## array_mult_top
module array_mult_top (
    input             clk,
    input      [15:0] a,
    input      [15:0] b,
    output reg [31:0] p
);
    reg  [15:0] a_q, b_q;
    wire [31:0] prod;
    array_multiplier u_mult (
        .in_A(a_q),
        .in_B(b_q),
        .prod_out(prod)
    );
    always @(posedge clk) begin
        a_q <= a;
        b_q <= b;
        p   <= prod;
    end
endmodule
For scale: ~65 I/O pins, about 8200 um2 of cells after synthesis.
==> flow/config.mk <==
export PLATFORM = sky130hd
export DESIGN_NAME = array_mult_top
export DESIGN_NICKNAME = array_mult_top
export VERILOG_FILES = /design/flow/design.v
export SDC_FILE = /design/flow/constraint.sdc
export NUM_CORES = 4
export LEC_CHECK = 0
export ABC_AREA = 0
export CAP_MARGIN = 20
export CELL_PAD_IN_SITES_GLOBAL_PLACEMENT = 1
export CORE_MARGIN = 2
export CORE_UTILIZATION = 71
export GPL_ROUTABILITY_DRIVEN = 1
export GPL_TIMING_DRIVEN = 1
export PLACE_DENSITY_LB_ADDON = 0.29
export SETUP_SLACK_MARGIN = 0.31
export SLEW_MARGIN = 0
export TNS_END_PERCENT = 65
==> flow/constraint.sdc <==
create_clock -name core_clock -period 16.0 [get_ports {clk}]
set_input_delay 3.2000 -clock core_clock [delete_from_list [all_inputs] [get_ports {clk}]]
set_output_delay 3.2000 -clock core_clock [all_outputs]
set_load 0.01 [all_outputs]
run.sh (not shown) runs the stock make flow with config.mk's settings and CLKGATE_MAP_FILE=.
The starting point never finished: it broke off in 3_3_place_gp on FLW-0024.
Change:
==> flow/config.mk (replaced) <==
export PLATFORM = sky130hd
export DESIGN_NAME = array_mult_top
export DESIGN_NICKNAME = array_mult_top
export VERILOG_FILES = /design/flow/design.v
export SDC_FILE = /design/flow/constraint.sdc
export NUM_CORES = 4
export LEC_CHECK = 0
export CAP_MARGIN = 20
export CORE_MARGIN = 2
export CORE_UTILIZATION = 40
export PLACE_DENSITY = 0.6
export SLEW_MARGIN = 20
==> flow/constraint.sdc (replaced) <==
create_clock -name core_clock -period 20.4 [get_ports {clk}]
set_input_delay 4.0800 -clock core_clock [delete_from_list [all_inputs] [get_ports {clk}]]
set_output_delay 4.0800 -clock core_clock [all_outputs]
set_load 0.01 [all_outputs]
Result: The new run finished clean. Synthesized area stays the same. Die area increases by about 70%. Synthesized cell count does not change.


## quartz
array_mult_top again, from the RTL that the note above started with.
clock: 16.1 ns
lec_check: 0
cap_margin: 20
core_margin: 2
core_utilization: 72
place_density_lb_addon: 0.01
setup_slack_margin: 4.62
slew_margin: 20
tns_end_percent: 40
Final checks on quartz, whose flow otherwise completed, came back failing, citing setup timing.
What cedar does differently from quartz at the input level:
Settings: a change of PLACE_DENSITY_LB_ADDON from 0.01 to 0.06; an added CTS_CLUSTER_DIAMETER of 206; a change of CORE_UTILIZATION from 72 to 71; a deleted SETUP_SLACK_MARGIN that had been 4.62; an added ABC_AREA of 1; a deleted TNS_END_PERCENT that had been 40.
Final checks on cedar, whose flow otherwise completed, came back failing, citing setup timing.
cedar has minimum period implied by the final worst setup slack below what quartz had.
Global-route wire length before repair: higher on cedar
Min net count after synthesis across quartz and cedar: quartz
Diff quartz -> cedar | non-clock buffer count | up by a few percent
Sum of routed wire length over all layers up 6.4% in cedar wrt quartz
Here is what was changed in the inputs of indigo compared with cedar.
Settings: clearing PLACE_DENSITY_LB_ADDON, which used to be 0.06; putting CTS_CLUSTER_SIZE at 32 where nothing was set; clearing CTS_CLUSTER_DIAMETER, which used to be 206; clearing ABC_AREA, which used to be 1.
--- outcome ---
- STATUS run=indigo STAGES=ALL_DONE FINAL_CHECKS=FAILED CAUSE=setup timing
- Looking at indigo and cedar, the largest clock skew in the final design is a wash.
- cedar -> indigo: detailed route wirelength on metal3 decreased by more than a quarter
- Higher period utilization goes to indigo over cedar.
- [compare] base=cedar new=indigo: post-layout minimum cycle time climbed 160 ps; number of vias per cell climbed 9.1%; synthesized cell count dropped about 27%; via count of the routed design dropped 844; design area dropped 400 sq um.
- Summary — average detailed-routed wire length per instance, indigo relative to cedar: higher, by about 9%.
- indigo vs. cedar: achievable frequency fell about 0.9%, area fraction in full adders, half adders and majority gates rose 4.3 points.


The RTL this note starts from:
==> flow/design.v <==
`timescale 1ns/1ps
module array_mult_top (
    input             clk,
    input      [15:0] a,
    input      [15:0] b,
    output reg [31:0] p
);
    reg  [15:0] a_q, b_q;
    wire [31:0] prod;
    array_multiplier u_mult (
        .in_A(a_q),
        .in_B(b_q),
        .prod_out(prod)
    );
    always @(posedge clk) begin
        a_q <= a;
        b_q <= b;
        p   <= prod;
    end
endmodule

`timescale 1ns/1ps
module array_multiplier (
    input  [15:0] in_A,
    input  [15:0] in_B,
    output [31:0] prod_out
);
    wire [15:0] pp [15:0];   
    genvar i, j;
    generate
        for (i = 0; i < 16; i = i + 1) begin : GEN_PP_ROW
            for (j = 0; j < 16; j = j + 1) begin : GEN_PP_COL
                assign pp[i][j] = in_A[j] & in_B[i];
            end
        end
    endgenerate
    wire [31:0] row_sum [15:0];
    wire [31:0] row_carry [15:0];
    assign row_sum[0]   = {16'b0, pp[0]};
    assign row_carry[0] = 32'b0;
    genvar r;
    generate
        for (r = 1; r < 16; r = r + 1) begin : ADDER_ROWS
            wire [31:0] shifted_pp = { {16 - r{1'b0}}, pp[r], {r{1'b0}} };
            adder32 ADD_STAGE (
                .in_a(row_sum[r-1]),
                .in_b(shifted_pp),
                .cin(1'b0),
                .sum(row_sum[r]),
                .cout(row_carry[r])
            );
        end
    endgenerate
    assign prod_out = row_sum[15];
endmodule
module adder32 (
    input  [31:0] in_a,
    input  [31:0] in_b,
    input         cin,
    output [31:0] sum,
    output        cout
);
    wire [31:0] carry;
    genvar k;
    full_adder FA0 (.a(in_a[0]), .b(in_b[0]), .cin(cin), .sum(sum[0]), .cout(carry[0]));
    generate
        for (k = 1; k < 32; k = k + 1) begin : FA_CHAIN
            full_adder FAi (.a(in_a[k]), .b(in_b[k]), .cin(carry[k-1]), .sum(sum[k]), .cout(carry[k]));
        end
    endgenerate
    assign cout = carry[31];
endmodule
module full_adder (
    input  a,
    input  b,
    input  cin,
    output sum,
    output cout
);
    assign sum  = a ^ b ^ cin;
    assign cout = (a & b) | (b & cin) | (a & cin);
endmodule
clock: 10.9 ns
lec_check: 0
abc_area: 1
cap_margin: 20
core_aspect_ratio: 0.92
core_margin: 2
core_utilization: 72
cts_cluster_diameter: 255
cts_cluster_size: 98
place_density: 0.42
slew_margin: 20
tns_end_percent: 20
The first run finished with negative setup slack left.
Change:
CAP_MARGIN = 0   (was 20)
CORE_ASPECT_RATIO = 0.94   (was 0.92)
clock period = 9.79 ns   (was 10.9 ns; I/O delays follow)
Outcome:
- The changed run completed and failed the layout checks on negative setup slack
- die size barely changes
- wire length increases by a few percent
- sequential share of layout area hardly moves
- cell count increases slightly
- design area increases slightly
- register-to-register slack got worse by 1300 ps


delta:
Starts from the design.v that is shown in full above.
Settings: LEC_CHECK=0, ABC_AREA=0, CAP_MARGIN=20, CORE_MARGIN=2, CORE_UTILIZATION=68, CTS_CLUSTER_DIAMETER=383, CTS_CLUSTER_SIZE=50, PLACE_DENSITY_LB_ADDON=0.07, SETUP_SLACK_MARGIN=3.25, SLEW_MARGIN=20; clock period 11.0 ns.
delta -> stages 100% | layout checks FAIL | negative setup slack
The inputs of violet differ from those of delta as listed below.
Settings: SETUP_SLACK_MARGIN: 3.25 -> unset; CTS_CLUSTER_DIAMETER: 383 -> 115; CORE_UTILIZATION: 68 -> 72; the clock period (ns, I/O delays scaled along): 11.0 -> 16.8.
## What came out
| violet | all stages done | FAIL | negative setup slack |. NOTE post-placement cell count delta->violet decreased by a few percent. Diff delta -> violet: sequential share of cell area neither gained nor lost much, combined flip-flop and latch cell area grew by 0.39%. Final weighted congestion in routability-driven placement, delta and violet: larger value in violet. violet reports a higher core utilization at floorplan than delta does. For number of flip-flops and latches, delta and violet come out practically identical.
Input changes introduced in tundra (baseline for comparison: violet):
Settings: a deleted PLACE_DENSITY_LB_ADDON that had been 0.07; a deleted CTS_CLUSTER_DIAMETER that had been 115; an added PLACE_DENSITY of 0.38; a deleted CTS_CLUSTER_SIZE that had been 50; an added TNS_END_PERCENT of 20; a change of the clock period (ns, I/O delays scaled along) from 16.8 to 10.9.
==> comparison <==
- In tundra the implementation completed, yet the final layout does not meet the checks, the culprit being negative setup slack.
- In the tables for violet and tundra, global-route usage over all layers reads lower with violet.
- Biggest cell delay along the critical path sits higher in tundra than in violet.
- Final weighted congestion in routability-driven placement: violet and tundra compared, higher one is violet
- [compare] base=violet new=tundra: wire length after detailed routing climbed about 4%, final area +130 um2, fmax went down 0.50 MHz.
Setup changes, tundra to amber
Settings: a deleted ABC_AREA that had been 0; a change of CORE_UTILIZATION from 72 to 40; a deleted TNS_END_PERCENT that had been 20; a change of PLACE_DENSITY from 0.38 to 0.6; a change of the clock period (ns, I/O delays scaled along) from 10.9 to 19.6.
[summary]
amber finished end to end and its layout was clean on timing, DRC and antenna. Measured against each other, tundra and amber differ in slew at the pin with the worst max-slew slack, the lower figure coming from amber. Total routing usage reported by global routing (higher): tundra. For sum of met3 wire segment lengths after detailed routing, dividing the value from amber by the value from tundra gives 0.75. | routed wire length | amber vs tundra | better |. amber against tundra: number of buffers and inverters on the critical path has decreased. Highest achievable clock rate ends up higher on tundra. Diff tundra -> amber: final-layout clock buffer total increased 2.


// array_mult_top: RTL as listed in full above, without the edits since
==> flow/config.mk <==
export PLATFORM = sky130hd
export DESIGN_NAME = array_mult_top
export DESIGN_NICKNAME = array_mult_top
export VERILOG_FILES = /design/flow/design.v
export SDC_FILE = /design/flow/constraint.sdc
export NUM_CORES = 4
export LEC_CHECK = 0
export ABC_AREA = 1
export CAP_MARGIN = 20
export CORE_MARGIN = 2
export CORE_UTILIZATION = 72
export CTS_CLUSTER_DIAMETER = 227
export PLACE_DENSITY_LB_ADDON = 0.01
export SETUP_SLACK_MARGIN = -0.57
export SLEW_MARGIN = 20
export TNS_END_PERCENT = 40
==> flow/constraint.sdc <==
create_clock -name core_clock -period 16.1 [get_ports {clk}]
set_input_delay 3.2200 -clock core_clock [delete_from_list [all_inputs] [get_ports {clk}]]
set_output_delay 3.2200 -clock core_clock [all_outputs]
set_load 0.01 [all_outputs]
The starting point finished with negative setup slack left.
Next try:
--- a/flow/config.mk
+++ b/flow/config.mk
@@ -8 +7,0 @@
-export ABC_AREA = 1
@@ -12,3 +11,3 @@
-export CTS_CLUSTER_DIAMETER = 227
-export PLACE_DENSITY_LB_ADDON = 0.01
-export SETUP_SLACK_MARGIN = -0.57
+export CTS_CLUSTER_SIZE = 32
+export PLACE_DENSITY_LB_ADDON = 0.15
+export SETUP_SLACK_MARGIN = -1.61
@@ -16 +14,0 @@
-export TNS_END_PERCENT = 40
What happened: The new run completed and failed the layout checks on negative setup slack; die size falls by a little under a tenth; sequential share of layout area goes up by 0.49 points; final area shrinks by a few percent; clock skew stays flat; wire length shrinks slightly; synthesized cell count decreases by a quarter to a third; final cell count fell by about a fifth; setup slack got worse by 0.27 ns.
Next try:
--- a/flow/config.mk
+++ b/flow/config.mk
@@ -10,0 +11 @@
+export CTS_CLUSTER_DIAMETER = 397
@@ -12 +13 @@
-export PLACE_DENSITY_LB_ADDON = 0.15
+export PLACE_DENSITY = 0.35
Result: The new run finished with negative setup slack left. Design area grows by about 0.47%. Synthesized cell count stays the same. Core utilization grows by 0.41 points. Clock-buffer cell count grows by 1.
Next try:
--- a/flow/config.mk
+++ b/flow/config.mk
@@ -10,5 +10 @@
-export CORE_UTILIZATION = 72
-export CTS_CLUSTER_DIAMETER = 397
-export CTS_CLUSTER_SIZE = 32
-export PLACE_DENSITY = 0.35
-export SETUP_SLACK_MARGIN = -1.61
+export CORE_UTILIZATION = 58
==> flow/constraint.sdc (replaced) <==
create_clock -name core_clock -period 11.0 [get_ports {clk}]
set_input_delay 2.2000 -clock core_clock [delete_from_list [all_inputs] [get_ports {clk}]]
set_output_delay 2.2000 -clock core_clock [all_outputs]
set_load 0.01 [all_outputs]
Result:
- The new run finished but failed the layout checks on negative setup slack
- sequential share of layout area goes down by 0.17 points
- die size rose by a quarter to a third
- wire length shrinks by about a fifth
- synthesized area stays the same
- cell area goes up slightly
- worst hold slack hardly moves
- global-route usage goes down by 7.4 points
Next try:
--- a/flow/config.mk
+++ b/flow/config.mk
@@ -10 +10,2 @@
-export CORE_UTILIZATION = 58
+export CORE_UTILIZATION = 66
+export SETUP_SLACK_MARGIN = 1.6
==> flow/constraint.sdc (replaced) <==
create_clock -name core_clock -period 9.2 [get_ports {clk}]
set_input_delay 1.8400 -clock core_clock [delete_from_list [all_inputs] [get_ports {clk}]]
set_output_delay 1.8400 -clock core_clock [all_outputs]
set_load 0.01 [all_outputs]
The new run completed and failed the layout checks on negative setup slack.
Design area hardly moves.
Via count rises by 1.6%.
Core utilization goes up by 10 points.
Die size shrinks by 12%.
Maximum frequency falls by 0.40%.
Clock skew is about the same.
Global-route usage rose by 5.1 points.
Worst setup slack got worse by 1.9 ns.
Flip-flop count does not change.


Starts from the design.v that is shown in full above.
clock: 10.9 ns
lec_check: 0
abc_area: 1
cap_margin: 20
core_margin: 2
core_utilization: 72
cts_cluster_size: 73
place_density: 0.38
setup_slack_margin: 2.58
slew_margin: 20
tns_end_percent: 20
The starting point finished but failed the layout checks on negative setup slack.
Edit:
==> flow/config.mk (replaced) <==
export PLATFORM = sky130hd
export DESIGN_NAME = array_mult_top
export DESIGN_NICKNAME = array_mult_top
export VERILOG_FILES = /design/flow/design.v
export SDC_FILE = /design/flow/constraint.sdc
export NUM_CORES = 4
export LEC_CHECK = 0
export CAP_MARGIN = 20
export CORE_MARGIN = 2
export CORE_UTILIZATION = 18
export PLACE_DENSITY = 0.6
export SLEW_MARGIN = 20
==> flow/constraint.sdc (replaced) <==
create_clock -name core_clock -period 24.6 [get_ports {clk}]
set_input_delay 4.9200 -clock core_clock [delete_from_list [all_inputs] [get_ports {clk}]]
set_output_delay 4.9200 -clock core_clock [all_outputs]
set_load 0.01 [all_outputs]
Result: Now the flow completed without violations. Design area came out lower by 6.0%. Fmax came out lower by 6.4%. Worst hold slack is better by 0.097 ns. Worst setup slack is better by 12 ns. Via count came out lower by 20%. Final cell count came out higher by 16%. Clock-buffer cell count came out higher by 1.
Edit:
--- a/flow/config.mk
+++ b/flow/config.mk
@@ -8,5 +8,5 @@
 export CAP_MARGIN = 20
 export CORE_MARGIN = 2
-export CORE_UTILIZATION = 18
+export CORE_UTILIZATION = 40
 export PLACE_DENSITY = 0.6
 export SLEW_MARGIN = 20
==> flow/constraint.sdc (replaced) <==
create_clock -name core_clock -period 20.0 [get_ports {clk}]
set_input_delay 4.0000 -clock core_clock [delete_from_list [all_inputs] [get_ports {clk}]]
set_output_delay 4.0000 -clock core_clock [all_outputs]
set_load 0.01 [all_outputs]
Sequential share of layout area rose by 0.18 points.
Final area is lower by 0.66%.
Clock-buffer cell count rises by 1.
Wire length went down by 10%.
Setup slack degrades by 4.0 ns.
Hold slack loses 0.18 ns.
Maximum frequency rises by 3.0%.
Edit:
--- a/flow/config.mk
+++ b/flow/config.mk
@@ -6,7 +6,13 @@
 export NUM_CORES = 4
 export LEC_CHECK = 0
+export ABC_AREA = 1
 export CAP_MARGIN = 20
+export CORE_ASPECT_RATIO = 0.5
 export CORE_MARGIN = 2
-export CORE_UTILIZATION = 40
+export CORE_UTILIZATION = 53
+export CTS_CLUSTER_DIAMETER = 74
+export CTS_CLUSTER_SIZE = 100
+export GPL_TIMING_DRIVEN = 1
 export PLACE_DENSITY = 0.6
 export SLEW_MARGIN = 20
+export TNS_END_PERCENT = 20
The new run ran to the end with no violations.
Maximum frequency barely changes.
Cell area rose by 1.8%.
Routed wire length went up by about 10%.
Flip-flop count is unchanged.
Edit:
==> flow/config.mk (replaced) <==
export PLATFORM = sky130hd
export DESIGN_NAME = array_mult_top
export DESIGN_NICKNAME = array_mult_top
export VERILOG_FILES = /design/flow/design.v
export SDC_FILE = /design/flow/constraint.sdc
export NUM_CORES = 4
export LEC_CHECK = 0
export CAP_MARGIN = 20
export CELL_PAD_IN_SITES_DETAIL_PLACEMENT = 2
export CORE_ASPECT_RATIO = 1.92
export CORE_MARGIN = 2
export CORE_UTILIZATION = 40
export SLEW_MARGIN = 20
Effect: The new run produced a clean layout; setup slack gets worse by 0.24 ns; wire length grows by 68%; via count shrinks by 3.4%; final area shrinks by 0.76%; sequential share of layout area grows by 0.17 points; synthesized area shrinks by 7.5%; global-route usage grows by 4.4 points; clock-buffer cell count shrinks by 2; utilization shrinks by 11 points.
Edit:
--- a/flow/config.mk
+++ b/flow/config.mk
@@ -6,8 +6,13 @@
 export NUM_CORES = 4
 export LEC_CHECK = 0
-export CAP_MARGIN = 20
+export ABC_AREA = 1
+export CAP_MARGIN = 35
 export CELL_PAD_IN_SITES_DETAIL_PLACEMENT = 2
-export CORE_ASPECT_RATIO = 1.92
+export CELL_PAD_IN_SITES_GLOBAL_PLACEMENT = 3
 export CORE_MARGIN = 2
 export CORE_UTILIZATION = 40
-export SLEW_MARGIN = 20
+export CTS_CLUSTER_SIZE = 98
+export MAX_ROUTING_LAYER = met4
+export PLACE_DENSITY = 0.56
+export SETUP_SLACK_MARGIN = 0.73
+export SLEW_MARGIN = 40
After rerunning: The changed run finished with timing, DRC and antenna clean. Via count goes up by about 13%. Global-route usage drops by 3.9 points. Design area came out higher by about 4.5%. Register-to-register slack gains 0.43 ns. Cell count went up by about 25%. Clock-buffer cell count does not change. Fmax is higher by about 2.2%. Worst setup slack improved by 0.43 ns.
